$ cat design/flow/design.v
module alu (
  input [32-1:0] a, b, 
  input [6-1:0] s,
  output [32-1:0] y,
  output zero );
  assign y = s==6'b100000 ? a+b:
	  s==6'b100010 ? a-b:
	  s==6'b100100 ? a & b:
	  s==6'b100101 ? a | b:
	  s==6'b100110 ? a ^ b:
	  s==6'b100111 ? ~ (a | b):
	  b;
  assign zero = (y == 32'b0);
endmodule
module rfile (
 input clk,
 input [5-1:0] a1, a2, a3,
 output [32-1:0] rd1, rd2,
 input [32-1:0] wd3,
 input we3);
	reg [32-1:0] rf[0:32-1];
	assign rd1 = |a1 == 0 ? 0 : rf[a1];
	assign rd2 = |a2 == 0 ? 0 : rf[a2];
	always @(negedge clk) 
		if(we3) rf[a3] <= wd3;
endmodule
module mipse(
input clk, rst_n,
input [32-1:0] instr,
input [32-1:0] readdata,
output reg [32-1:0] pc,
output [32-1:0] aluout,
output [32-1:0] writedata,
output memwrite);
reg [32-1:0] pcplus4D ;
wire [32-1:0] pcplus4F ;
wire [32-1:0] pcbranchD ;
reg [32-1:0] instrD ;
wire stall;
wire btakenD;
assign pcplus4F = pc + 4;
always @(posedge clk or negedge rst_n)
begin 
   if(!rst_n) instrD <= 0;
   else if(!stall) instrD <= instr;
end
always @(posedge clk or negedge rst_n)
begin 
   if(!rst_n) pcplus4D <= 0;
   else if(!stall) pcplus4D <= pcplus4F;
end
always @(posedge clk or negedge rst_n)
begin 
   if(!rst_n) pc <= 0;
   else if(!stall & btakenD)
     pc <= pcbranchD;
   else if(!stall)
     pc <= pcplus4F;
end
wire [5-1:0] rsD, rdD, rtD, cadrW;
wire [6-1:0] opcodeD;
wire [5-1:0] shamtD;
wire [6-1:0] funcD;
wire sw_opD, addi_opD, lw_opD, alu_opD;
wire lui_opD, ori_opD, beq_opD, bne_opD, branchD;
wire grade_opD;
wire regwriteD, memtoregD;
wire [6-1:0] alucomD;
wire [16-1:0] immD;
reg [5-1:0] writeregW;
wire [32-1:0] rd1D, rd2D, rd1fD, rd2fD;
wire memwriteD;
wire slti_opD;
reg [5-1:0] rsE, rtE, rdE;
wire [32-1:0] signimmD;
reg [32-1:0] signimmE, rd1E, rd2E;
wire [32-1:0] resultW;
reg [6-1:0] alucomE;
reg regwriteE, memtoregE, alusrcE, regdstE;
reg memtoregM;
reg memwriteE;
reg regwriteW;
reg [5-1:0] writeregM;
reg regwriteM;
reg [32-1:0] aluoutM;
wire mult_opD;
reg mult_opE;
wire [32-1:0] multoutE;
reg grade_opE;
wire [2:0] gradeoutE;
reg slti_opE;
wire [5-1:0] writeregE;
wire lwstall, branchstall;
assign {opcodeD, rsD, rtD, rdD, shamtD, funcD} = instrD;
assign immD = instrD[16-1:0];
assign sw_opD = (opcodeD == 6'b101011);
assign lw_opD = (opcodeD == 6'b100011);
assign alu_opD = (opcodeD == 6'b000000) & (
		(funcD[5:3] == 3'b100)|(funcD == 6'b011000) );
assign mult_opD = (opcodeD == 6'b000000) & (funcD == 6'b011000);
assign addi_opD = (opcodeD == 6'b001000);
assign ori_opD = (opcodeD == 6'b001101);
assign lui_opD = (opcodeD == 6'b001111);
assign grade_opD = (opcodeD == 6'b101100);
assign slti_opD = (opcodeD == 6'b001010);
assign beq_opD = (opcodeD == 6'b000100);
assign bne_opD = (opcodeD == 6'b000101);
assign branchD = beq_opD | bne_opD;
assign memwriteD = sw_opD | grade_opD;
rfile rfile_1(.clk(clk), .rd1(rd1D), .a1(rsD), .rd2(rd2D), .a2(rtD),
    .wd3(resultW), .a3(writeregW), .we3(regwriteW));
assign alucomD = (addi_opD|lw_opD|sw_opD|grade_opD) ?
		6'b100000: ori_opD ? 6'b100101:
		(lui_opD) ? 6'b000001: (slti_opD) ? 6'b100010: funcD;
assign regwriteD = lw_opD | alu_opD | lui_opD | addi_opD | ori_opD | slti_opD ;
assign memtoregD = lw_opD ;
assign lwstall = ( (rsD == rtE) | (rtD == rtE) ) & memtoregE ;
assign branchstall = (branchD & regwriteE & (writeregE == rsD | writeregE == rtD)) |
				(branchD & memtoregM & (writeregM == rsD | writeregM == rtD)) ;
assign stall = lwstall | branchstall;
assign rd1fD = (rsD !=0) & (rsD == writeregM) & regwriteM  ? aluoutM: rd1D ;
assign rd2fD = (rtD !=0) & (rtD == writeregM) & regwriteM  ? aluoutM: rd2D ;
assign btakenD = beq_opD & (rd1fD == rd2fD) | bne_opD & (rd1fD != rd2fD);
assign signimmD = ori_opD ?  {16'b0,immD} :
				lui_opD ? {immD, 16'b0} :
				{{16{immD[15]}},immD} ;
assign pcbranchD = pcplus4D + {signimmD[29:0],2'b00};
always @(posedge clk) begin
  if(!stall) begin
	slti_opE <= slti_opD;
	grade_opE <= grade_opD;
	mult_opE <= mult_opD;
	rd1E <= rd1fD;
	rd2E <= rd2fD;
	signimmE <= signimmD;
	alucomE <= alucomD;
	alusrcE <= ~alu_opD;
	regdstE <= alu_opD;  end
end
always @(posedge clk or negedge rst_n) begin
	if(!rst_n) begin
		rsE <= 0;
		rtE <= 0;
		rdE <= 0;
		memtoregE <= 0;
		regwriteE <= 0;
		memwriteE <= 0; end
	else if(stall) begin
		rsE <= 0;
		rtE <= 0;
		rdE <= 0;
		memtoregE <= 0;
		regwriteE <= 0;
		memwriteE <= 0; end
	else begin
		rsE <= rsD;
		rtE <= rtD;
		rdE <= rdD;
		memtoregE <= memtoregD;
		regwriteE <= regwriteD;
		memwriteE <= memwriteD; end
end
wire [32-1:0] srcaE, writedataE, srcbE, aluoutE;
reg [32-1:0] writedataM;
reg memwriteM;
assign srcaE = regwriteM & rsE!=0 & writeregM == rsE  ? aluoutM :
				regwriteW & rsE!=0 & writeregW == rsE ? resultW : rd1E;
assign writedataE = regwriteM & rtE!=0 & writeregM == rtE ? aluoutM :
				regwriteW & rtE!=0 & writeregW == rtE ? resultW : rd2E;
assign srcbE = alusrcE ? signimmE : writedataE;
assign writeregE = regdstE ? rdE: rtE;
assign multoutE = srcaE * srcbE;
assign gradeoutE =
	(writedataE >= 85) ? 5:
	(writedataE < 85 && writedataE >= 60) ? 4:
	(writedataE < 60 && writedataE >= 40) ? 3:
	(writedataE < 40 && writedataE >= 10) ? 2:
	1;
alu alu_1(.a(srcaE), .b(srcbE), .s(alucomE), .y(aluoutE));
always @(posedge clk) begin
	if(slti_opE) aluoutM <= {31'b0,aluoutE[31]};
	else if(mult_opE) aluoutM <= multoutE;
	else aluoutM <= aluoutE;
		memtoregM <= memtoregE;
	if(grade_opE) writedataM <= {{(32-3){1'b0}}, gradeoutE};
	else writedataM <= writedataE;
		writeregM <= writeregE;
end
always @(posedge clk or negedge rst_n) begin
	if(!rst_n) begin
		regwriteM <= 0;
		memwriteM <= 0; end
	else begin
		regwriteM <= regwriteE;
		memwriteM <= memwriteE; end
end
reg [32-1:0] readdataW, aluoutW;
reg memtoregW;
assign aluout = aluoutM;
assign writedata = writedataM;
assign memwrite = memwriteM;
always @(posedge clk) begin
	readdataW <= readdata;
	aluoutW <= aluoutM;
	memtoregW <= memtoregM;
	writeregW <= writeregM;
end
always @(posedge clk or negedge rst_n) begin
	if(!rst_n) 
		regwriteW <= 0;
	else 
		regwriteW <= regwriteM;
end
assign resultW = memtoregW ? readdataW: aluoutW;
endmodule
$ cat design/flow/run.sh
#!/bin/bash
# the make line also repeats each setting of config.mk as NAME=value (left out here)
make -C /OpenROAD-flow-scripts/flow DESIGN_CONFIG=/design/flow/config.mk WORK_HOME=/design/flow/orfs CLKGATE_MAP_FILE= finish
$ cat design/flow/config.mk
export PLATFORM = sky130hd
export DESIGN_NAME = mipse
export DESIGN_NICKNAME = mipse
export VERILOG_FILES = /design/flow/design.v
export SDC_FILE = /design/flow/constraint.sdc
export NUM_CORES = 4
export LEC_CHECK = 0
export ABC_AREA = 0
export CAP_MARGIN = 20
export CELL_PAD_IN_SITES_DETAIL_PLACEMENT = 0
export CELL_PAD_IN_SITES_GLOBAL_PLACEMENT = 0
export CORE_ASPECT_RATIO = 1.1
export CORE_MARGIN = 2
export CORE_UTILIZATION = 72
export PLACE_DENSITY = 0.66
export SLEW_MARGIN = 20
export TNS_END_PERCENT = 90
$ cat design/flow/constraint.sdc
create_clock -name core_clock -period 18.6 [get_ports {clk}]
set_input_delay 3.7200 -clock core_clock [delete_from_list [all_inputs] [get_ports {clk}]]
set_output_delay 3.7200 -clock core_clock [all_outputs]
set_load 0.01 [all_outputs]
==> flow_metrics.rpt, run 1 <==
==== FLOW RESULTS ====
----------------------------------------------------
[Status]
  Run status ........................ stopped before the end
  Halt Stage ........................ global routing (5_1_grt)

[Yosys]
  And-or/or-and share of the synthesized area ........................ 6.66%
  EDFF count, synth ........................ 1131
  Most common library cells after synthesis ........................ 1131 x sky130_fd_sc_hd__edfxtp_1, 640 x sky130_fd_sc_hd__mux4_2, 571 x sky130_fd_sc_hd__inv_1, 534 x sky130_fd_sc_hd__nor2_1, 461 x sky130_fd_sc_hd__nand2_1
  MUX share of area ........................ 19.0%
  Share of synthesized area occupied by flip-flops and latches ........................ a little under half
  Area figure in the yosys stat output ........................ 84600 um2
  Cell Type Count ........................ 93
  Main synth FF type ........................ sky130_fd_sc_hd__edfxtp_1
  Yosys xor share ........................ 2.53%
  Cell area leaders ........................ sky130_fd_sc_hd__edfxtp_1 40%, sky130_fd_sc_hd__mux4_2 17%, sky130_fd_sc_hd__fa_1 9.7%
  Syn nets ........................ 7015
  Prevailing logic family in the synthesized netlist ........................ multiplexers
  Library cell occupying the most area in the post-synthesis netlist ........................ sky130_fd_sc_hd__edfxtp_1
  Number of cells produced by synthesis ........................ between 6000 and 7000
  Cell area after synthesis ........................ 84600 um2
  Most frequent cell after synthesis ........................ sky130_fd_sc_hd__edfxtp_1
  Yosys adder share ........................ a little over an eighth
  And+or+nand+nor area frac ........................ 6.99%
  Top-area cell share ........................ 40.1%
  Share of flip-flops with an asynchronous set or reset after synthesis ........................ 8.43%
  Count of instantiated cells in the yosys netlist ........................ roughly 6300
  Tally of yosys warning messages ........................ 2
  Mean area per synthesized cell ........................ between 10 and 15 um2
  Synthesized flop and latch total ........................ 1388

[Floorplanning]
  Initial core utilization ........................ 72.8%
  Height of the chip ........................ roughly 360 um
  Die boundary width ........................ around 330 um
  Full die area ........................ 120000 um2
  I/O pin count ........................ 163
  Row count ........................ 131
  Core box area ........................ between 100000 and 150000 um2

[Placed design]
  GP Congestion ........................ 1.03
  Dpl hpwl ........................ 191000 um
  Input/output buffers ........................ 162

[Clock tree]
  Number of buffers created by CTS ........................ roughly 150
  Hold_buf cts ........................ 0
  Deepest level of the CTS H-tree ........................ 4
  Maximum root-to-sink buffer count ........................ 3
  Cell chosen for the clock root ........................ sky130_fd_sc_hd__clkbuf_16
  Total of cells resized after clock tree synthesis ........................ 0
  Post-CTS repair timing setup buffer count ........................ 0
  Num Clock Sinks ........................ between 1000 and 1500

----------------------------------------------------
per-stage QoR:
step	cell area (um2)	setup WS, ns	hold WS [ns]	cells
CTS	97000	3.99	0.376	9048
detailed placement	88100	4.17	0.352	7755
global placement	88100	4.29	0.357	7755
floorplan	84600	5.96	0.325	6290
==> run 2: changes to the inputs <==
Settings changed: ABC_AREA 0 to 1, CAP_MARGIN 20 to 25, CELL_PAD_IN_SITES_GLOBAL_PLACEMENT 0 to 2, CORE_MARGIN 2 to 3, CORE_UTILIZATION 72 to 18, CTS_CLUSTER_SIZE set to 12, GPL_ROUTABILITY_DRIVEN set to 1, GPL_TIMING_DRIVEN set to 1, HOLD_SLACK_MARGIN set to 0.11, MAX_ROUTING_LAYER set to met4, MIN_ROUTING_LAYER set to met2, PLACE_DENSITY 0.66 to not set, PLACE_DENSITY_LB_ADDON set to 0.02, SETUP_SLACK_MARGIN set to 2.48, TNS_END_PERCENT 90 to 95.
Clock period 18.6 ns to 11.2 ns, I/O delays scaled along.
==> run 2 against run 1 <==
Effect of this change:
- now clean on timing, DRC and antenna
- synthesized cell count is 62% higher
- area after synthesis rose by 5.2%
- die size went up to 4.2 times the previous value
==> flow_metrics.rpt, run 2 <==
==== FLOW RESULTS ====
----------------------------------------------------
[Critical path]
  Worst reg2reg endpoint ........................ pc[16]
  Worst setup path endpoint ........................ pc[16]
  Highest cell delay on the worst timing path ........................ 0.36 ns
  Crit. End Element ........................ flip-flop
  Launch point of the worst path ........................ rfile_1.rf[29][23]
  Largest fanout of any net on the critical path ........................ 7
  Crit-path leading delay family ........................ simple AND/OR/NAND/NOR gates
  Critical Setup Path Class ........................ reg2reg
  Worst reg2reg setup slack ........................ about 2.2 ns
  Critical path data arrival time ........................ ~10 ns
  R2R depth ........................ 20
  Endpoint required time on the critical path ........................ 12.05 ns
  Cell depth of the worst setup path ........................ 20
  Slowest cell on the critical path ........................ sky130_fd_sc_hd__edfxtp_1
  Setup crit start kind ........................ flip-flop
  Number of buffers and inverters on the critical path ........................ 3
  Reg-to-Reg Start ........................ rfile_1.rf[29][23]
  Crit-path cells ........................ inv_1, a21oi_1, o21ai_1, nand3_1, nand3_2, nand4_1, nand3_4, o21ai_4, xnor2_4, nand2_4, nor2_4, nand2_4, nor2_4, buf_12, nand3_4, nand2_8, buf_12, nand2_8, o21ai_1, nand2_1

[Hold path]
  WHS Path Cells ........................ 0
  Source of the worst hold timing path ........................ memwriteE
  Hold endpoint ........................ memwriteM
  Hold Path Class ........................ reg2reg

[Detailed routing]
  Detailed Routing Iterations Pass 1 ........................ 10
  Detail-routed via count per cell ........................ ~6
  Average routed wire per standard cell ........................ 32.0 um
  Antenna viol nets, final ........................ 0
  Number of remaining DRC errors ........................ 0
  Routed wire length ........................ 587000 um
  1st-iter DRT viols ........................ 20400
  Total via count in the routed design ........................ 113000

[Final timing]
  Setup repair after global routing missed its margin ........................ yes
  Number of slew-limit violations in the final report ........................ 0
  Worst slew slack as a fraction of its limit ........................ 28.9%
  Post-route clock skew ........................ 0.0871 ns
  Number of endpoints failing setup at the final stage ........................ 0
  Number of endpoints with negative hold slack in the final report ........................ 0
  Transition time of the tightest slew-check pin ........................ 1.07 ns

[Global routing]
  Global Route Usage Sum ........................ 35.3%
  Vias in the first global route ........................ 124000
  Number of antenna violations at the first check in global routing ........................ 4
  Pin count of the biggest net entering global routing ........................ roughly 180
  Congestion Overflow GR ........................ 0
  Global-route wire length before repair ........................ about 760000 um

[Yosys]
  MUX share of area ........................ 0% (-19 points)
  Share of flip-flops with an asynchronous set or reset after synthesis ........................ 8.43% (unchanged)
  Cell area after synthesis ........................ 89000 um2 (+5.2%)
  Synthesized flop and latch total ........................ 1388 (unchanged)
  Cell area leaders ........................ sky130_fd_sc_hd__edfxtp_1 38%, sky130_fd_sc_hd__fa_1 9.2%, sky130_fd_sc_hd__nand2_1 7.3%
  And+or+nand+nor area frac ........................ 17.0% (+10 points)
  Syn nets ........................ 10900 (+55%)
  Cell Type Count ........................ 62 (-33%)
  Prevailing logic family in the synthesized netlist ........................ simple AND/OR/NAND/NOR gates
  Number of cells produced by synthesis ........................ 10200 (+62%)
  Count of instantiated cells in the yosys netlist ........................ 10200 (+62%)
  Library cell occupying the most area in the post-synthesis netlist ........................ sky130_fd_sc_hd__edfxtp_1
  Tally of yosys warning messages ........................ 2 (unchanged)
  EDFF count, synth ........................ 1131 (unchanged)
  Top-area cell share ........................ 38.2% (-2.0 points)
  Yosys xor share ........................ 1.56% (-0.96 points)
  Main synth FF type ........................ sky130_fd_sc_hd__edfxtp_1
  Share of synthesized area occupied by flip-flops and latches ........................ 44.6% (-2.3 points)
  Most frequent cell after synthesis ........................ sky130_fd_sc_hd__nand2_1
  And-or/or-and share of the synthesized area ........................ 15.4% (+8.7 points)
  Area figure in the yosys stat output ........................ 89000 um2 (+5.2%)
  Yosys adder share ........................ 12.7% (-0.66 points)
  Most common library cells after synthesis ........................ 1726 x sky130_fd_sc_hd__nand2_1, 1271 x sky130_fd_sc_hd__inv_1, 1131 x sky130_fd_sc_hd__edfxtp_1, 1055 x sky130_fd_sc_hd__o21ai_0, 834 x sky130_fd_sc_hd__nor2_1
  Mean area per synthesized cell ........................ 8.75 um2 (-35%)

[Placed design]
  GP Congestion ........................ 1.03 (+0.60%)
  Post-Place Cell Area ........................ 100000 um2 (+13%)
  Dpl hpwl ........................ 391000 um (+100%)
  Input/output buffers ........................ 162 (unchanged)

[Floorplanning]
  Full die area ........................ 503000 um2 (+320%)
  Height of the chip ........................ 744 um (+100%)
  Core box area ........................ 492000 um2 (+320%)
  Initial core utilization ........................ 18.1% (-55 points)
  Row count ........................ 270 (+110%)
  Die boundary width ........................ 676 um (+100%)
  I/O pin count ........................ 163 (unchanged)

[Clock tree]
  Clk ins delay skew pair ........................ 0.97 ns
  Clock tree from TritonCTS ........................ done
  Maximum root-to-sink buffer count ........................ 4 (+1)
  Clock slew seen by the registers of the worst setup and hold paths ........................ 0.06 ns
  Deepest level of the CTS H-tree ........................ 4 (unchanged)
  Cell chosen for the clock root ........................ sky130_fd_sc_hd__clkbuf_16
  Number of buffers created by CTS ........................ 206 (+41%)
  Num Clock Sinks ........................ 1388 (unchanged)

[Cells and area]
  Final design area excluding fillers ........................ 117000 um2
  Area Overhead vs Synth ........................ 31.4%
  Final Core Density ........................ 23.8%
  Number of fillers in the final layout ........................ 53700
  Layout net count ........................ around 12000

[Flow run]
  Tool warnings ........................ around 1100
  Number of max-capacitance violations reported ........................ 0

[Status]
  Run status ........................ timing/DRC/antenna clean

----------------------------------------------------
[run 2: per-stage QoR]
| stage | instances | hold WS [ns] | setup TNS, ns | setup slack, ns |
|---|---|---|---|---|
| floorplan | 10200 | 0.331 | 0 | 3.16 |
| global placement | 16600 | 0.338 | -0.104 | -0.104 |
| detailed placement | 16600 | 0.345 | 0 | 0.916 |
| CTS | 18100 | 0.352 | 0 | 2.24 |
| global route | 18300 | 0.357 | 0 | 1.99 |
| finish | 18300 | 0.350 | 0 | 2.16 |
[run 2: timing repair]
item / 4_1_cts / 5_1_grt
setup endpoints to repair: 201 / 48
setup buffers: 99 / 111
cloned: 14 / 13
resized: 388 / 399
pin swaps: 62 / 142
hold buffers: 0 / 0
[run 2: metal layers]
metal | GRT usage, % | part of all wire (%)
met5 | - | 0
met3 | 44.8 | 42
met2 | 41.0 | 51
met1 | - | 0
met4 | 7.15 | 7.3
[run 2: area by class of cell]
class | count | area (um2) | share of cell area (%)
inverter | 1318 | 5180 | 4.43
multi-input combinational | 6841 | 44500 | 38.1
antenna | 80 | 200 | 0.171
sequential | 1388 | 39800 | 34.0
tap | 6528 | 8170 | 6.99
clock inverter | 1157 | 5120 | 4.38
timing repair buffer | 798 | 8570 | 7.33
clock buffer | 229 | 5420 | 4.63
==> run 3: changes to the inputs <==
Settings changed: ABC_AREA 1 to not set, CAP_MARGIN 25 to 20, CELL_PAD_IN_SITES_DETAIL_PLACEMENT 0 to not set, CELL_PAD_IN_SITES_GLOBAL_PLACEMENT 2 to not set, CORE_ASPECT_RATIO 1.1 to not set, CORE_MARGIN 3 to 2, CORE_UTILIZATION 18 to 70, CTS_CLUSTER_SIZE 12 to 37, GPL_ROUTABILITY_DRIVEN 1 to not set, GPL_TIMING_DRIVEN 1 to not set, HOLD_SLACK_MARGIN 0.11 to not set, MAX_ROUTING_LAYER met4 to not set, MIN_ROUTING_LAYER met2 to not set, PLACE_DENSITY set to 0.68, PLACE_DENSITY_LB_ADDON 0.02 to not set, SETUP_SLACK_MARGIN 2.48 to -0.43, TNS_END_PERCENT 95 to not set.
Clock period 11.2 ns to 8.68 ns, I/O delays scaled along.
==> run 3 against run 2 <==
Effect of this change:
- the run now fails in global routing (5_1_grt)
- synthesized cell count is 38% lower
- die size is 75% lower
- area after synthesis is 4.9% lower
==> flow_metrics.rpt, run 3 <==
==== FLOW RESULTS ====
----------------------------------------------------
[Yosys]
  Cell area after synthesis ........................ 84600 um2 (-4.9%)
  Tally of yosys warning messages ........................ 2 (unchanged)
  Library cell occupying the most area in the post-synthesis netlist ........................ sky130_fd_sc_hd__edfxtp_1
  And-or/or-and share of the synthesized area ........................ 6.66% (-8.7 points)
  Cell Type Count ........................ 93 (+50%)
  Mean area per synthesized cell ........................ 13.5 um2 (+54%)
  Most frequent cell after synthesis ........................ sky130_fd_sc_hd__edfxtp_1
  MUX share of area ........................ 19.0% (+19 points)
  Count of instantiated cells in the yosys netlist ........................ 6290 (-38%)
  Cell area leaders ........................ sky130_fd_sc_hd__edfxtp_1 40%, sky130_fd_sc_hd__mux4_2 17%, sky130_fd_sc_hd__fa_1 9.7%
  Share of flip-flops with an asynchronous set or reset after synthesis ........................ 8.43% (unchanged)
  Yosys adder share ........................ 13.4% (+0.66 points)
  EDFF count, synth ........................ 1131 (unchanged)
  Area figure in the yosys stat output ........................ 84600 um2 (-4.9%)
  Top-area cell share ........................ 40.1% (+2.0 points)
  Prevailing logic family in the synthesized netlist ........................ multiplexers
  Synthesized flop and latch total ........................ 1388 (unchanged)
  Syn nets ........................ 7015 (-36%)
  Yosys xor share ........................ 2.53% (+0.96 points)
  Share of synthesized area occupied by flip-flops and latches ........................ 46.9% (+2.3 points)
  And+or+nand+nor area frac ........................ 6.99% (-10 points)
  Main synth FF type ........................ sky130_fd_sc_hd__edfxtp_1
  Most common library cells after synthesis ........................ 1131 x sky130_fd_sc_hd__edfxtp_1, 640 x sky130_fd_sc_hd__mux4_2, 571 x sky130_fd_sc_hd__inv_1, 534 x sky130_fd_sc_hd__nor2_1, 461 x sky130_fd_sc_hd__nand2_1
  Number of cells produced by synthesis ........................ 6290 (-38%)

[Placed design]
  Dpl hpwl ........................ 216000 um (-45%)
  Post-Place Cell Area ........................ 91900 um2 (-8.0%)
  Total placed cells including tap cells ........................ 8266 (-50%)
  GP Congestion ........................ 1.08 (+4.9%)
  Input/output buffers ........................ 162 (unchanged)
  Place WS ........................ -0.848 ns (-1.76 ns)

[Status]
  Run status ........................ stopped before the end
  Error msg ........................ [ERROR GRT-0232] Routing congestion too high. Check the congestion heatmap in the GUI.
  Halt Stage ........................ global routing (5_1_grt)

[Clock tree]
  Deepest level of the CTS H-tree ........................ 4 (unchanged)
  Cell chosen for the clock root ........................ sky130_fd_sc_hd__clkbuf_16
  Number of buffers created by CTS ........................ 148 (-28%)
  Maximum root-to-sink buffer count ........................ 3 (-1)
  Num Clock Sinks ........................ 1388 (unchanged)
  Hold_buf cts ........................ 0 (unchanged)

[Global routing]
  Global Route Usage Sum ........................ 78.5%
  Congestion Overflow GR ........................ 138

[Floorplanning]
  Die boundary width ........................ 352 um (-48%)
  Core box area ........................ 120000 um2 (-76%)
  Full die area ........................ 124000 um2 (-75%)
  I/O pin count ........................ 163 (unchanged)
  Row count ........................ 127 (-53%)
  Initial core utilization ........................ 70.5% (+52 points)
  Height of the chip ........................ 352 um (-53%)

----------------------------------------------------
-- run 3: repair_timing --
action	4_1_cts
buffers inserted	8
cloned	1
pin swaps	9
setup endpoints to repair	14
gates resized	52
-- run 3: layer usage --
layer / overflow / global-route usage [%]
met5: 1 / 47.9
met4: 63 / 75.6
met3: 7 / 67.7
met2: 64 / 90.7
met1: 3 / 79.1
-- run 3: per-stage QoR --
stage          util [%]  TNS, ns  hold slack (ns)
2_1_floorplan         -    -1.68            0.325
3_3_place_gp       76.6    -5.56            0.339
3_5_place_dp       76.6    -7.00            0.336
4_1_cts            84.5    -8.77            0.342
==> run 4: changes to the inputs <==
Settings changed: CORE_UTILIZATION 70 to 9, CTS_CLUSTER_SIZE 37 to not set, PLACE_DENSITY 0.68 to not set, SETUP_SLACK_MARGIN -0.43 to not set.
Clock period 8.68 ns to 12.0 ns, I/O delays scaled along.
==> run 4 against run 3 <==
Effect of this change:
- area after synthesis unchanged
- die size rose to 7.7 times the previous value
- synthesized cell count unchanged
- now clean on timing, DRC and antenna
==> flow_metrics.rpt, run 4 <==
==== FLOW RESULTS ====
----------------------------------------------------
[Critical path]
  Crit-path leading delay family ........................ simple AND/OR/NAND/NOR gates
  Critical Setup Path Class ........................ reg2reg
  Cell depth of the worst setup path ........................ 15
  Number of buffers and inverters on the critical path ........................ 3
  Worst reg2reg endpoint ........................ pc[1]
  Largest fanout of any net on the critical path ........................ 83
  Critical path data arrival time ........................ roughly 11 ns
  Launch point of the worst path ........................ rfile_1.rf[2][7]
  Highest cell delay on the worst timing path ........................ between 0.6 and 0.7 ns
  Setup crit start kind ........................ flip-flop
  Crit. End Element ........................ flip-flop
  Reg-to-Reg Start ........................ rfile_1.rf[2][7]
  R2R depth ........................ 15
  Crit-path cells ........................ mux4_2, mux4_2, inv_1, o21ai_0, a22o_1, xor2_1, nor4_1, nand4_1, nor2_1, buf_4, xnor2_1, nor2b_4, buf_12, nand2_1, mux2_2
  Cell type with the highest occurrence count on the critical path ........................ sky130_fd_sc_hd__mux4_2
  Worst reg2reg setup slack ........................ around 1.2 ns
  Slowest cell on the critical path ........................ sky130_fd_sc_hd__nor4_1
  Endpoint required time on the critical path ........................ ~13 ns
  Worst setup path endpoint ........................ pc[1]

[Clock tree]
  Number of buffers created by CTS ........................ 159 (+7.4%)
  Hold_buf cts ........................ 0 (unchanged)
  Maximum root-to-sink buffer count ........................ 3 (unchanged)
  Cell chosen for the clock root ........................ sky130_fd_sc_hd__clkbuf_16
  Num Clock Sinks ........................ 1388 (unchanged)
  Clock slew seen by the registers of the worst setup and hold paths ........................ about 0.060 ns
  Post-CTS repair timing setup buffer count ........................ 0 (-8)
  Clk ins delay skew pair ........................ around 0.82 ns
  Total of cells resized after clock tree synthesis ........................ 0 (-100%)
  Clock tree from TritonCTS ........................ done
  Deepest level of the CTS H-tree ........................ 4 (unchanged)

[Detailed routing]
  Detail-routed via count per cell ........................ 3.07
  Routed wire length ........................ 332000 um
  Number of remaining DRC errors ........................ 0
  Total via count in the routed design ........................ about 62000
  Detailed Routing Iterations Pass 1 ........................ 7
  Average routed wire per standard cell ........................ 16.4 um
  1st-iter DRT viols ........................ 8058
  Antenna viol nets, final ........................ 0

[Floorplanning]
  Full die area ........................ 948000 um2 (+670%)
  Initial core utilization ........................ 9.02% (-62 points)
  I/O pin count ........................ 163 (unchanged)
  Row count ........................ 356 (+180%)
  Height of the chip ........................ 974 um (+180%)
  Core box area ........................ 939000 um2 (+680%)
  Die boundary width ........................ 974 um (+180%)

[Global routing]
  Vias in the first global route ........................ 63600
  Number of antenna violations at the first check in global routing ........................ approximately 50
  Congestion Overflow GR ........................ 0
  Global Route Usage Sum ........................ around 6.7%
  Global-route wire length before repair ........................ 463000 um
  Pin count of the biggest net entering global routing ........................ 126

[Yosys]
  And-or/or-and share of the synthesized area ........................ 6.66% (unchanged)
  MUX share of area ........................ 19.0% (unchanged)
  Cell area after synthesis ........................ 84600 um2 (unchanged)
  Share of synthesized area occupied by flip-flops and latches ........................ 46.9% (unchanged)
  Syn nets ........................ 7015 (unchanged)
  Top-area cell share ........................ 40.1% (unchanged)
  Most frequent cell after synthesis ........................ sky130_fd_sc_hd__edfxtp_1
  Yosys adder share ........................ 13.4% (unchanged)
  Area figure in the yosys stat output ........................ 84600 um2 (unchanged)
  Cell Type Count ........................ 93 (unchanged)
  Number of cells produced by synthesis ........................ 6290 (unchanged)
  Synthesized flop and latch total ........................ 1388 (unchanged)
  EDFF count, synth ........................ 1131 (unchanged)
  Yosys xor share ........................ 2.53% (unchanged)
  And+or+nand+nor area frac ........................ 6.99% (unchanged)
  Count of instantiated cells in the yosys netlist ........................ 6290 (unchanged)
  Share of flip-flops with an asynchronous set or reset after synthesis ........................ 8.43% (unchanged)
  Main synth FF type ........................ sky130_fd_sc_hd__edfxtp_1
  Tally of yosys warning messages ........................ 2 (unchanged)
  Prevailing logic family in the synthesized netlist ........................ multiplexers
  Most common library cells after synthesis ........................ 1131 x sky130_fd_sc_hd__edfxtp_1, 640 x sky130_fd_sc_hd__mux4_2, 571 x sky130_fd_sc_hd__inv_1, 534 x sky130_fd_sc_hd__nor2_1, 461 x sky130_fd_sc_hd__nand2_1
  Mean area per synthesized cell ........................ 13.5 um2 (unchanged)
  Cell area leaders ........................ sky130_fd_sc_hd__edfxtp_1 40%, sky130_fd_sc_hd__mux4_2 17%, sky130_fd_sc_hd__fa_1 9.7%
  Library cell occupying the most area in the post-synthesis netlist ........................ sky130_fd_sc_hd__edfxtp_1

[Flow run]
  Tool warnings ........................ 1104
  Number of max-capacitance violations reported ........................ 0

[Cells and area]
  Layout net count ........................ 8206
  Reg area ........................ 39700 um2
  Area Overhead vs Synth ........................ 32.2%
  Number of fillers in the final layout ........................ 106000
  Logic area ........................ 41400 um2

[Final timing]
  Post-route clock skew ........................ 0.0663 ns
  Transition time of the tightest slew-check pin ........................ 1.21 ns
  Setup slack after layout ........................ 1.25 ns
  Number of endpoints with negative hold slack in the final report ........................ 0
  Worst slew slack as a fraction of its limit ........................ 19.4%
  Number of endpoints failing setup at the final stage ........................ 0
  Setup TNS ........................ 0 ns
  Setup repair after global routing missed its margin ........................ no
  Number of slew-limit violations in the final report ........................ 0

[Placed design]
  Place WS ........................ 1.32 ns (+2.17 ns)
  Dpl hpwl ........................ 232000 um (+7.2%)
  Input/output buffers ........................ 162 (unchanged)
  GP Congestion ........................ 0.922 (-15%)

[Hold path]
  WHS Path Cells ........................ 0
  Hold endpoint ........................ memwriteM
  Hold Path Class ........................ reg2reg
  Source of the worst hold timing path ........................ memwriteE

[Status]
  Run status ........................ timing/DRC/antenna clean

----------------------------------------------------
run 4: per-layer routing:
metal	vias to the layer above	GRT usage (%)	share of wire [%]
met1	31500	7.82	36
li1	25500	-	-
met4	0	3.60	5.8
met2	4023	11.3	48
met3	885	1.65	9.6
met5	-	0	0
run 4: per-stage QoR:
stage	area, um2	hold WS, ns	utilization [%]	std cells
final	112000	0.364	11.9	20200
after global placement	102000	0.362	10.9	18800
after global routing	112000	0.381	11.9	20100
after floorplan	84600	0.325	-	6290
after CTS	112000	0.372	11.9	20100
after detailed placement	103000	0.360	10.9	18800
run 4: cell type report:
| type | instances | share of cell area (%) |
|---|---|---|
| Inverter | 588 | 1.97 |
| Clock inverter | 1133 | 4.41 |
| Multi-Input combinational cell | 3922 | 37.0 |
| Tap cell | 12500 | 14.0 |
| Clock buffer | 185 | 3.82 |
| Timing Repair Buffer | 398 | 3.19 |
| Sequential cell | 1388 | 35.5 |
| Antenna cell | 27 | 0.0604 |
==> run 5: changes to the inputs <==
Settings changed: CORE_UTILIZATION 9 to 72, CTS_CLUSTER_DIAMETER set to 395, CTS_CLUSTER_SIZE set to 97, PLACE_DENSITY set to 0.42.
Clock period 12.0 ns to 8.92 ns, I/O delays scaled along.
==> run 5 against run 4 <==
Effect of this change:
- the flow now stops in global routing (5_1_grt)
- area after synthesis unchanged
- die size decreased by 87%
- synthesized cell count stayed put
==> flow_metrics.rpt, run 5 <==
==== FLOW RESULTS ====
----------------------------------------------------
[Yosys]
  Share of flip-flops with an asynchronous set or reset after synthesis ........................ 8.43% (unchanged)
  Prevailing logic family in the synthesized netlist ........................ multiplexers
  Top-area cell share ........................ 40.1% (unchanged)
  Cell area after synthesis ........................ 84600 um2 (unchanged)
  Yosys xor share ........................ 2.53% (unchanged)
  Synthesized flop and latch total ........................ 1388 (unchanged)
  Most frequent cell after synthesis ........................ sky130_fd_sc_hd__edfxtp_1
  Yosys adder share ........................ 13.4% (unchanged)
  And+or+nand+nor area frac ........................ 6.99% (unchanged)
  Library cell occupying the most area in the post-synthesis netlist ........................ sky130_fd_sc_hd__edfxtp_1
  Count of instantiated cells in the yosys netlist ........................ 6290 (unchanged)
  Syn nets ........................ 7015 (unchanged)
  MUX share of area ........................ 19.0% (unchanged)
  And-or/or-and share of the synthesized area ........................ 6.66% (unchanged)
  EDFF count, synth ........................ 1131 (unchanged)
  Share of synthesized area occupied by flip-flops and latches ........................ 46.9% (unchanged)
  Most common library cells after synthesis ........................ 1131 x sky130_fd_sc_hd__edfxtp_1, 640 x sky130_fd_sc_hd__mux4_2, 571 x sky130_fd_sc_hd__inv_1, 534 x sky130_fd_sc_hd__nor2_1, 461 x sky130_fd_sc_hd__nand2_1
  Area figure in the yosys stat output ........................ 84600 um2 (unchanged)
  Mean area per synthesized cell ........................ 13.5 um2 (unchanged)
  Main synth FF type ........................ sky130_fd_sc_hd__edfxtp_1
  Cell Type Count ........................ 93 (unchanged)
  Number of cells produced by synthesis ........................ 6290 (unchanged)
  Tally of yosys warning messages ........................ 2 (unchanged)
  Cell area leaders ........................ sky130_fd_sc_hd__edfxtp_1 40%, sky130_fd_sc_hd__mux4_2 17%, sky130_fd_sc_hd__fa_1 9.7%

[Clock tree]
  Num Clock Sinks ........................ 1388 (unchanged)
  Cell chosen for the clock root ........................ sky130_fd_sc_hd__clkbuf_16
  Maximum root-to-sink buffer count ........................ 3 (unchanged)
  Number of buffers created by CTS ........................ 18 (-89%)
  Deepest level of the CTS H-tree ........................ 1 (-3)

[Floorplanning]
  Die boundary width ........................ 347 um (-64%)
  Height of the chip ........................ 347 um (-64%)
  Full die area ........................ 120000 um2 (-87%)
  I/O pin count ........................ 163 (unchanged)
  Core box area ........................ 116000 um2 (-88%)
  Row count ........................ 125 (-65%)
  Initial core utilization ........................ 72.7% (+64 points)

[Status]
  Halt Stage ........................ global routing (5_1_grt)
  Run status ........................ stopped before the end

[Placed design]
  Place WS ........................ -0.659 ns (-1.98 ns)
  Dpl hpwl ........................ 226000 um (-2.4%)
  Input/output buffers ........................ 162 (unchanged)
  GP Congestion ........................ 1.08 (+17%)
  Post-Place Cell Area ........................ 91300 um2 (-11%)

----------------------------------------------------
==> run 5: repair_timing <==
item | in CTS
hold buffers | 0
resized | 141
setup endpoints to repair | 46
buffers inserted | 35
gates cloned | 0
pin swaps | 55
==> run 5: through the flow <==
stage,cells,setup TNS (ns)
3_3_place_gp,8122,-2.44
3_5_place_dp,8122,-10.73
2_1_floorplan,6290,0
4_1_cts,9207,-0.244
==> run 6: changes to the inputs <==
Settings changed: CORE_UTILIZATION 72 to 66, CTS_CLUSTER_DIAMETER 395 to not set, CTS_CLUSTER_SIZE 97 to not set, PLACE_DENSITY 0.42 to not set.
Clock period 8.92 ns to 9.38 ns, I/O delays scaled along.
==> run 6 against run 5 <==
Effect of this change:
- area after synthesis stayed put
- die size is 9.0% higher
- now fails the layout checks on negative setup slack
- synthesized cell count stayed put
==> flow_metrics.rpt, run 6 <==
==== FLOW RESULTS ====
----------------------------------------------------
[Status]
  SO Viols ........................ negative setup slack
  Run status ........................ complete, but fails checks

[Yosys]
  And-or/or-and share of the synthesized area ........................ 6.66% (unchanged)
  Mean area per synthesized cell ........................ 13.5 um2 (unchanged)
  Cell area after synthesis ........................ 84600 um2 (unchanged)
  EDFF count, synth ........................ 1131 (unchanged)
  Count of instantiated cells in the yosys netlist ........................ 6290 (unchanged)
  Share of flip-flops with an asynchronous set or reset after synthesis ........................ 8.43% (unchanged)
  Most common library cells after synthesis ........................ 1131 x sky130_fd_sc_hd__edfxtp_1, 640 x sky130_fd_sc_hd__mux4_2, 571 x sky130_fd_sc_hd__inv_1, 534 x sky130_fd_sc_hd__nor2_1, 461 x sky130_fd_sc_hd__nand2_1
  Cell Type Count ........................ 93 (unchanged)
  Tally of yosys warning messages ........................ 2 (unchanged)
  Share of synthesized area occupied by flip-flops and latches ........................ 46.9% (unchanged)
  Cell area leaders ........................ sky130_fd_sc_hd__edfxtp_1 40%, sky130_fd_sc_hd__mux4_2 17%, sky130_fd_sc_hd__fa_1 9.7%
  Number of cells produced by synthesis ........................ 6290 (unchanged)
  Synthesized flop and latch total ........................ 1388 (unchanged)
  Most frequent cell after synthesis ........................ sky130_fd_sc_hd__edfxtp_1
  Syn nets ........................ 7015 (unchanged)
  Main synth FF type ........................ sky130_fd_sc_hd__edfxtp_1
  Top-area cell share ........................ 40.1% (unchanged)
  Yosys xor share ........................ 2.53% (unchanged)
  Yosys adder share ........................ 13.4% (unchanged)
  MUX share of area ........................ 19.0% (unchanged)
  And+or+nand+nor area frac ........................ 6.99% (unchanged)
  Library cell occupying the most area in the post-synthesis netlist ........................ sky130_fd_sc_hd__edfxtp_1
  Area figure in the yosys stat output ........................ 84600 um2 (unchanged)
  Prevailing logic family in the synthesized netlist ........................ multiplexers

[Detailed routing]
  Average routed wire per standard cell ........................ about 35 um
  Antenna viol nets, final ........................ 0
  Routed wire length ........................ about 340000 um
  Total via count in the routed design ........................ 69100
  Detail-routed via count per cell ........................ 7.28
  Number of remaining DRC errors ........................ 0
  Detailed Routing Iterations Pass 1 ........................ 7
  1st-iter DRT viols ........................ 12300

[Final timing]
  Number of endpoints with negative hold slack in the final report ........................ 0
  Setup repair after global routing missed its margin ........................ yes
  Setup TNS ........................ -0.257 ns
  Number of endpoints failing setup at the final stage ........................ 11
  Post-route clock skew ........................ 0.0718 ns
  Setup slack after layout ........................ -0.0598 ns
  Number of slew-limit violations in the final report ........................ 0
  Worst slew slack as a fraction of its limit ........................ around 9.0%
  Transition time of the tightest slew-check pin ........................ roughly 1.4 ns

[Critical path]
  Crit-path leading delay family ........................ AND-OR/OR-AND gates
  Launch point of the worst path ........................ rfile_1.rf[15][5]
  Slowest cell on the critical path ........................ sky130_fd_sc_hd__nor4_1
  R2R depth ........................ 16
  Cell type with the highest occurrence count on the critical path ........................ sky130_fd_sc_hd__o21ai_0
  Critical path data arrival time ........................ 10.18 ns
  Worst setup path endpoint ........................ pc[16]
  Number of buffers and inverters on the critical path ........................ 3
  Largest fanout of any net on the critical path ........................ 28
  Highest cell delay on the worst timing path ........................ 0.54 ns
  Cell depth of the worst setup path ........................ 16
  Reg-to-Reg Start ........................ rfile_1.rf[15][5]
  Crit. End Element ........................ flip-flop
  Setup crit start kind ........................ flip-flop
  Critical Setup Path Class ........................ reg2reg
  Worst reg2reg setup slack ........................ -0.06 ns
  Endpoint required time on the critical path ........................ 10.12 ns
  Worst reg2reg endpoint ........................ pc[16]
  Crit-path cells ........................ mux4_2, mux4_2, inv_1, o21ai_0, a22o_1, xor2_1, nor4_1, nand4_1, nor2_1, buf_4, xnor2_1, nor2b_4, buf_12, o21ai_0, o21ai_0, a22oi_1

[Clock tree]
  Num Clock Sinks ........................ 1388 (unchanged)
  Deepest level of the CTS H-tree ........................ 4 (+3)
  Maximum root-to-sink buffer count ........................ 3 (unchanged)
  Number of buffers created by CTS ........................ 151 (+133)
  Cell chosen for the clock root ........................ sky130_fd_sc_hd__clkbuf_16
  Clock tree from TritonCTS ........................ done
  Clk ins delay skew pair ........................ 0.86 ns
  Clock slew seen by the registers of the worst setup and hold paths ........................ around 0.06 ns

[Flow run]
  Number of max-capacitance violations reported ........................ 0
  Tool warnings ........................ 1099

[Floorplanning]
  Core box area ........................ 127000 um2 (+9.4%)
  Height of the chip ........................ 362 um (+4.4%)
  Die boundary width ........................ 362 um (+4.4%)
  I/O pin count ........................ 163 (unchanged)
  Full die area ........................ 131000 um2 (+9.0%)
  Initial core utilization ........................ 66.4% (-6.3 points)
  Row count ........................ 131 (+4.8%)

[Placed design]
  Dpl hpwl ........................ 200000 um (-12%)
  Input/output buffers ........................ 162 (unchanged)
  GP Congestion ........................ 1.08 (+0.44%)
  Post-Place Cell Area ........................ 90600 um2 (-0.78%)

[Cells and area]
  Final Core Density ........................ about four fifths
  Area Overhead vs Synth ........................ 18.4%
  Layout net count ........................ between 8000 and 9000
  Final design area excluding fillers ........................ 100000 um2

[Global routing]
  Global-route wire length before repair ........................ 479000 um
  Number of antenna violations at the first check in global routing ........................ 31
  Congestion Overflow GR ........................ 0
  Global Route Usage Sum ........................ 51.8%
  Pin count of the biggest net entering global routing ........................ roughly 120
  Vias in the first global route ........................ 70700

[Hold path]
  WHS Path Cells ........................ 0
  Hold endpoint ........................ memwriteM
  Hold Path Class ........................ reg2reg
  Source of the worst hold timing path ........................ memwriteE

----------------------------------------------------
## run 6: stage by stage
| stage | hold slack [ns] | cells | worst slack [ns] |
|---|---|---|---|
| 6_report | 0.360 | 9491 | -0.0598 |
| 4_1_cts | 0.356 | 9444 | 0.0104 |
| 3_3_place_gp | 0.341 | 8152 | -0.0433 |
| 2_1_floorplan | 0.325 | 6290 | 0.348 |
| 5_1_grt | 0.367 | 9464 | -0.106 |
| 3_5_place_dp | 0.343 | 8152 | -0.199 |
## run 6: layer usage
metal / global-route usage (%) / routed length [um] / vias to the layer above
li1: - / - / 25900
met1: 60.2 / 102000 / 32800
met5: 1.63 / 413 / -
met2: 75.0 / 145000 / 7902
met4: 43.7 / 36600 / 26
met3: 21.3 / 52600 / 2464
## run 6: repair_timing
action | 4_1_cts | 5_1_grt
setup buffers | 0 | 10
pin swaps | 1 | 15
resized | 7 | 75
endpoints found under the setup margin | 6 | 39
hold buffers | 0 | 0
cloned | 0 | 4
## run 6: area by class of cell
class,count,area [um2]
Clock buffer,167,3900
Fill cell,6965,27100
Tap cell,1662,2080
Antenna cell,30,75.1
Clock inverter,1126,5100
Inverter,588,2230
Sequential cell,1388,39700
Timing Repair Buffer,606,5430
Multi-Input combinational cell,3924,41700
==> run 7: changes to the inputs <==
Settings changed: CORE_UTILIZATION 66 to 40.
Clock period 9.38 ns to 5.66 ns, I/O delays scaled along.
==> run 7 against run 6 <==
Effect of this change:
- the layout still fails its checks (negative setup slack)
- die size grew 64%
- critical path depth grew 19
- synthesized cell count is the same
- first-iteration DRC count shrank 45%
- core utilization shrank 26 points
- register-to-register slack lost 3.3 ns
- wire length shrank 6.9%
- largest cell class unchanged
==> flow_metrics.rpt, run 7 <==
==== FLOW RESULTS ====
----------------------------------------------------
[Status]
  Run status ........................ complete, but fails checks
  SO Viols ........................ negative setup slack

[Floorplanning]
  Height of the chip ........................ 464 um (+28%)
  Die boundary width ........................ 464 um (+28%)
  Core box area ........................ 210000 um2 (+65%)
  Initial core utilization ........................ 40.3% (-26 points)
  Row count ........................ 168 (+28%)
  Full die area ........................ 215000 um2 (+64%)
  I/O pin count ........................ 163 (unchanged)

[Global routing]
  Pin count of the biggest net entering global routing ........................ 192 (+59%)
  Global-route wire length before repair ........................ 450000 um (-6.0%)
  Number of antenna violations at the first check in global routing ........................ 11 (-65%)
  Vias in the first global route ........................ 67900 (-4.0%)
  Global Route Usage Sum ........................ 28.9% (-23 points)
  Congestion Overflow GR ........................ 0 (unchanged)

[Detailed routing]
  1st-iter DRT viols ........................ 6705 (-45%)
  Detailed Routing Iterations Pass 1 ........................ 6 (-1)
  Routed wire length ........................ 314000 um (-6.9%)
  Total via count in the routed design ........................ 63800 (-7.7%)
  Detail-routed via count per cell ........................ 5.66 (-22%)
  Antenna viol nets, final ........................ 0 (unchanged)
  Number of remaining DRC errors ........................ 0 (unchanged)
  Average routed wire per standard cell ........................ 27.9 um (-21%)

[Clock tree]
  Clock tree from TritonCTS ........................ done
  Clk ins delay skew pair ........................ 0.84 ns (-0.02 ns)
  Num Clock Sinks ........................ 1388 (unchanged)
  Hold_buf cts ........................ 0 (unchanged)
  Maximum root-to-sink buffer count ........................ 3 (unchanged)
  Number of buffers created by CTS ........................ 158 (+4.6%)
  Cell chosen for the clock root ........................ sky130_fd_sc_hd__clkbuf_16
  Clock slew seen by the registers of the worst setup and hold paths ........................ 0.07 ns (about the same)
  Deepest level of the CTS H-tree ........................ 4 (unchanged)

[Yosys]
  And+or+nand+nor area frac ........................ 6.99% (unchanged)
  Most common library cells after synthesis ........................ 1131 x sky130_fd_sc_hd__edfxtp_1, 640 x sky130_fd_sc_hd__mux4_2, 571 x sky130_fd_sc_hd__inv_1, 534 x sky130_fd_sc_hd__nor2_1, 461 x sky130_fd_sc_hd__nand2_1
  Cell Type Count ........................ 93 (unchanged)
  Most frequent cell after synthesis ........................ sky130_fd_sc_hd__edfxtp_1
  Cell area after synthesis ........................ 84600 um2 (unchanged)
  Synthesized flop and latch total ........................ 1388 (unchanged)
  Count of instantiated cells in the yosys netlist ........................ 6290 (unchanged)
  Library cell occupying the most area in the post-synthesis netlist ........................ sky130_fd_sc_hd__edfxtp_1
  Prevailing logic family in the synthesized netlist ........................ multiplexers
  And-or/or-and share of the synthesized area ........................ 6.66% (unchanged)
  Yosys xor share ........................ 2.53% (unchanged)
  Top-area cell share ........................ 40.1% (unchanged)
  Share of synthesized area occupied by flip-flops and latches ........................ 46.9% (unchanged)
  Main synth FF type ........................ sky130_fd_sc_hd__edfxtp_1
  Yosys adder share ........................ 13.4% (unchanged)
  Cell area leaders ........................ sky130_fd_sc_hd__edfxtp_1 40%, sky130_fd_sc_hd__mux4_2 17%, sky130_fd_sc_hd__fa_1 9.7%
  Area figure in the yosys stat output ........................ 84600 um2 (unchanged)
  Tally of yosys warning messages ........................ 2 (unchanged)
  Share of flip-flops with an asynchronous set or reset after synthesis ........................ 8.43% (unchanged)
  Mean area per synthesized cell ........................ 13.5 um2 (unchanged)
  MUX share of area ........................ 19.0% (unchanged)
  Number of cells produced by synthesis ........................ 6290 (unchanged)
  Syn nets ........................ 7015 (unchanged)
  EDFF count, synth ........................ 1131 (unchanged)

[Critical path]
  Cell type with the highest occurrence count on the critical path ........................ sky130_fd_sc_hd__fa_1
  Crit. End Element ........................ flip-flop
  Reg-to-Reg Start ........................ rtE[3]
  Launch point of the worst path ........................ rtE[3]
  Setup crit start kind ........................ flip-flop
  Critical Setup Path Class ........................ reg2reg
  R2R depth ........................ 35 (+19)
  Slowest cell on the critical path ........................ sky130_fd_sc_hd__or4_4
  Cell depth of the worst setup path ........................ 35 (+19)
  Worst setup path endpoint ........................ aluoutM[30]
  Endpoint required time on the critical path ........................ 6.37 ns (-3.75 ns)
  Number of buffers and inverters on the critical path ........................ 11 (+8)
  Largest fanout of any net on the critical path ........................ 6 (-79%)
  Critical path data arrival time ........................ 9.72 ns (-0.46 ns)
  Highest cell delay on the worst timing path ........................ 0.58 ns (+0.04 ns)
  Crit-path leading delay family ........................ adder cells
  Worst reg2reg setup slack ........................ -3.35 ns (-3.29 ns)
  Worst reg2reg endpoint ........................ aluoutM[30]

[Final timing]
  Number of endpoints with negative hold slack in the final report ........................ 0 (unchanged)
  Final critical-path required period ........................ 9.01 ns
  Peak clock frequency supported by timing ........................ 0.111 GHz
  Final worst path period share ........................ 159%
  Setup slack after layout ........................ -3.35 ns (-3.29 ns)
  Final hold slack ........................ 0.353 ns (-0.00740 ns)
  Setup repair after global routing missed its margin ........................ yes
  Number of slew-limit violations in the final report ........................ 0 (unchanged)
  Number of endpoints failing setup at the final stage ........................ 59 (+48)
  Post-route clock skew ........................ 0.0863 ns (+0.0145 ns)
  Setup TNS ........................ -101.61 ns (-101.35 ns)
  Transition time of the tightest slew-check pin ........................ 1.19 ns (-0.166 ns)
  Worst slew slack as a fraction of its limit ........................ 20.3% (+11 points)

[Flow run]
  Tool warnings ........................ 1096 (-0.27%)
  Number of max-capacitance violations reported ........................ 0 (unchanged)

[Cells and area]
  Finished Layout Cells ........................ 11300 (+19%)
  Final design area excluding fillers ........................ 110000 um2 (+10%)
  Area Overhead vs Synth ........................ 30.3%
  Layout net count ........................ 9043 (+7.6%)
  Final Core Density ........................ 52.5% (-26 points)

[Placed design]
  GP Congestion ........................ 0.967 (-11%)
  Total placed cells including tap cells ........................ 9857 (+21%)
  Dpl hpwl ........................ 219000 um (+9.8%)
  Input/output buffers ........................ 162 (unchanged)
  Post-Place Cell Area ........................ 97400 um2 (+7.5%)

[Hold path]
  WHS Path Cells ........................ 0 (unchanged)
  Hold endpoint ........................ memtoregW
  Source of the worst hold timing path ........................ memtoregM
  Hold Path Class ........................ reg2reg

----------------------------------------------------
run 7: stage by stage:
| step | setup slack, ns |
|---|---|
| after global placement | -3.74 |
| after global routing | -3.60 |
| final | -3.35 |
| after detailed placement | -3.91 |
| after floorplan | -2.89 |
| after CTS | -3.38 |
run 7: cell type report:
cell class / count / area, um2
clock inverters: 1133 / 5160
multi-input cells: 3922 / 44000
repair buffers: 1236 / 11400
well taps: 2805 / 3510
fillers: 17800 / 99700
clock buffers: 179 / 4200
diodes: 3 / 7.51
flip-flops and latches: 1388 / 39700
inverters: 588 / 2250
run 7: layer usage:
metal  wire, um  global-route usage (%)
met2     154000                    48.0
met3      23900                    5.88
met5         33                       0
met4      17500                    16.2
met1     118000                    35.1
run 7: what timing repair did:
| action | CTS | global route |
|---|---|---|
| resized | 393 | 223 |
| cloned | 8 | 0 |
| setup buffers | 77 | 29 |
| setup endpoints to repair | 61 | 61 |
| pin swaps | 176 | 132 |
==> run 8: changes to the inputs <==
Settings changed: CORE_UTILIZATION 40 to 72, CTS_CLUSTER_DIAMETER set to 400, CTS_CLUSTER_SIZE set to 99, PLACE_DENSITY set to 0.44.
Clock period 5.66 ns to 7.71 ns, I/O delays scaled along.
==> run 8 against run 7 <==
Effect of this change:
- the flow now stops in global routing (5_1_grt)
- synthesized cell count stayed put
- area after synthesis stayed put
- die size is 44% lower
==> flow_metrics.rpt, run 8 <==
==== FLOW RESULTS ====
----------------------------------------------------
[Floorplanning]
  Core box area ........................ 116000 um2 (-45%)
  I/O pin count ........................ 163 (unchanged)
  Die boundary width ........................ 347 um (-25%)
  Initial core utilization ........................ 72.7% (+32 points)
  Row count ........................ 125 (-26%)
  Height of the chip ........................ 347 um (-25%)
  Full die area ........................ 120000 um2 (-44%)

[Yosys]
  Synthesized flop and latch total ........................ 1388 (unchanged)
  Prevailing logic family in the synthesized netlist ........................ multiplexers
  And-or/or-and share of the synthesized area ........................ 6.66% (unchanged)
  Share of flip-flops with an asynchronous set or reset after synthesis ........................ 8.43% (unchanged)
  Most common library cells after synthesis ........................ 1131 x sky130_fd_sc_hd__edfxtp_1, 640 x sky130_fd_sc_hd__mux4_2, 571 x sky130_fd_sc_hd__inv_1, 534 x sky130_fd_sc_hd__nor2_1, 461 x sky130_fd_sc_hd__nand2_1
  MUX share of area ........................ 19.0% (unchanged)
  Mean area per synthesized cell ........................ 13.5 um2 (unchanged)
  Count of instantiated cells in the yosys netlist ........................ 6290 (unchanged)
  Yosys adder share ........................ 13.4% (unchanged)
  Share of synthesized area occupied by flip-flops and latches ........................ 46.9% (unchanged)
  Tally of yosys warning messages ........................ 2 (unchanged)
  Top-area cell share ........................ 40.1% (unchanged)
  Library cell occupying the most area in the post-synthesis netlist ........................ sky130_fd_sc_hd__edfxtp_1
  Area figure in the yosys stat output ........................ 84600 um2 (unchanged)
  Syn nets ........................ 7015 (unchanged)
  Cell area leaders ........................ sky130_fd_sc_hd__edfxtp_1 40%, sky130_fd_sc_hd__mux4_2 17%, sky130_fd_sc_hd__fa_1 9.7%
  Cell area after synthesis ........................ 84600 um2 (unchanged)
  Most frequent cell after synthesis ........................ sky130_fd_sc_hd__edfxtp_1
  Cell Type Count ........................ 93 (unchanged)
  EDFF count, synth ........................ 1131 (unchanged)
  Number of cells produced by synthesis ........................ 6290 (unchanged)
  Main synth FF type ........................ sky130_fd_sc_hd__edfxtp_1
  And+or+nand+nor area frac ........................ 6.99% (unchanged)
  Yosys xor share ........................ 2.53% (unchanged)

[Status]
  Halt Stage ........................ global routing (5_1_grt)
  Error msg ........................ [ERROR GRT-0116] Global routing finished with congestion. Check the congestion regions in the DRC Viewer.
  Run status ........................ stopped before the end

[Placed design]
  Input/output buffers ........................ 162 (unchanged)
  Total placed cells including tap cells ........................ 8291 (-16%)
  GP Congestion ........................ 1.10 (+14%)
  Dpl hpwl ........................ 233000 um (+6.4%)

[Clock tree]
  Number of buffers created by CTS ........................ 18 (-89%)
  Cell chosen for the clock root ........................ sky130_fd_sc_hd__clkbuf_16
  Deepest level of the CTS H-tree ........................ 1 (-3)
  Maximum root-to-sink buffer count ........................ 3 (unchanged)
  Hold_buf cts ........................ 0 (unchanged)
  Num Clock Sinks ........................ 1388 (unchanged)

[Global routing]
  Congestion Overflow GR ........................ 7
  Global Route Usage Sum ........................ between 70 and 80%

----------------------------------------------------
run 8: timing repair:
action	CTS
endpoints found under the hold margin	0
cloned	8
pin swaps	101
gates resized	250
setup buffers	65
setup endpoints to repair	53
run 8: per-layer routing:
layer	GRT usage, %	GRT overflow
met5	39.0	0
met4	71.0	3
met3	60.8	2
met2	89.9	2
met1	76.4	0
run 8: per-stage QoR:
| step | TNS [ns] | worst slack [ns] | cell area [um2] |
|---|---|---|---|
| floorplan | -6.91 | -0.844 | 85000 |
| detailed placement | -43.60 | -1.55 | 93000 |
| global placement | -24.29 | -1.31 | 93000 |
| CTS | -33.40 | -1.33 | 99200 |
==> run 9: changes to the inputs <==
Settings changed: CORE_UTILIZATION 72 to 70, CTS_CLUSTER_DIAMETER 400 to 237, CTS_CLUSTER_SIZE 99 to 39, PLACE_DENSITY 0.44 to not set, SETUP_SLACK_MARGIN set to -0.76.
Clock period 7.71 ns to 7.98 ns, I/O delays scaled along.
==> run 9 against run 8 <==
Effect of this change:
- the flow again stops in global routing (5_1_grt)
- synthesized cell count unchanged
- die size grew 2.8%
- area after synthesis stayed put
==> flow_metrics.rpt, run 9 <==
==== FLOW RESULTS ====
----------------------------------------------------
[Yosys]
  Share of synthesized area occupied by flip-flops and latches ........................ 46.9% (unchanged)
  Syn nets ........................ 7015 (unchanged)
  Yosys xor share ........................ 2.53% (unchanged)
  Cell Type Count ........................ 93 (unchanged)
  And+or+nand+nor area frac ........................ 6.99% (unchanged)
  Tally of yosys warning messages ........................ 2 (unchanged)
  Area figure in the yosys stat output ........................ 84600 um2 (unchanged)
  Main synth FF type ........................ sky130_fd_sc_hd__edfxtp_1
  Cell area leaders ........................ sky130_fd_sc_hd__edfxtp_1 40%, sky130_fd_sc_hd__mux4_2 17%, sky130_fd_sc_hd__fa_1 9.7%
  Number of cells produced by synthesis ........................ 6290 (unchanged)
  Mean area per synthesized cell ........................ 13.5 um2 (unchanged)
  MUX share of area ........................ 19.0% (unchanged)
  EDFF count, synth ........................ 1131 (unchanged)
  And-or/or-and share of the synthesized area ........................ 6.66% (unchanged)
  Yosys adder share ........................ 13.4% (unchanged)
  Library cell occupying the most area in the post-synthesis netlist ........................ sky130_fd_sc_hd__edfxtp_1
  Count of instantiated cells in the yosys netlist ........................ 6290 (unchanged)
  Most frequent cell after synthesis ........................ sky130_fd_sc_hd__edfxtp_1
  Prevailing logic family in the synthesized netlist ........................ multiplexers
  Cell area after synthesis ........................ 84600 um2 (unchanged)
  Share of flip-flops with an asynchronous set or reset after synthesis ........................ 8.43% (unchanged)
  Most common library cells after synthesis ........................ 1131 x sky130_fd_sc_hd__edfxtp_1, 640 x sky130_fd_sc_hd__mux4_2, 571 x sky130_fd_sc_hd__inv_1, 534 x sky130_fd_sc_hd__nor2_1, 461 x sky130_fd_sc_hd__nand2_1
  Synthesized flop and latch total ........................ 1388 (unchanged)
  Top-area cell share ........................ 40.1% (unchanged)

[Floorplanning]
  Row count ........................ 127 (+1.6%)
  I/O pin count ........................ 163 (unchanged)
  Core box area ........................ 120000 um2 (+3.1%)
  Initial core utilization ........................ 70.5% (-2.2 points)
  Full die area ........................ 124000 um2 (+2.8%)
  Die boundary width ........................ 352 um (+1.4%)
  Height of the chip ........................ 352 um (+1.4%)

[Clock tree]
  Num Clock Sinks ........................ 1388 (unchanged)
  Hold_buf cts ........................ 0 (unchanged)
  Deepest level of the CTS H-tree ........................ 2 (+1)
  Cell chosen for the clock root ........................ sky130_fd_sc_hd__clkbuf_16
  Number of buffers created by CTS ........................ 41 (+23)
  Maximum root-to-sink buffer count ........................ 3 (unchanged)

[Placed design]
  Input/output buffers ........................ 162 (unchanged)
  GP Congestion ........................ 1.07 (-2.6%)
  Post-Place Cell Area ........................ 92900 um2 (about the same)
  Dpl hpwl ........................ 228000 um (-2.4%)

[Status]
  Halt Stage ........................ global routing (5_1_grt)
  Run status ........................ stopped before the end

----------------------------------------------------
[run 9: what timing repair did]
action / in CTS
pin swaps: 92
buffers inserted: 82
cloned: 1
gates resized: 171
endpoints found under the hold margin: 0
setup endpoints to repair: 17
[run 9: through the flow]
stage | worst slack (ns) | cells | utilization, %
2_1_floorplan | -0.768 | 6290 | -
3_3_place_gp | -1.48 | 8369 | 77.4
3_5_place_dp | -1.72 | 8369 | 77.4
4_1_cts | -0.999 | 9496 | 82.5
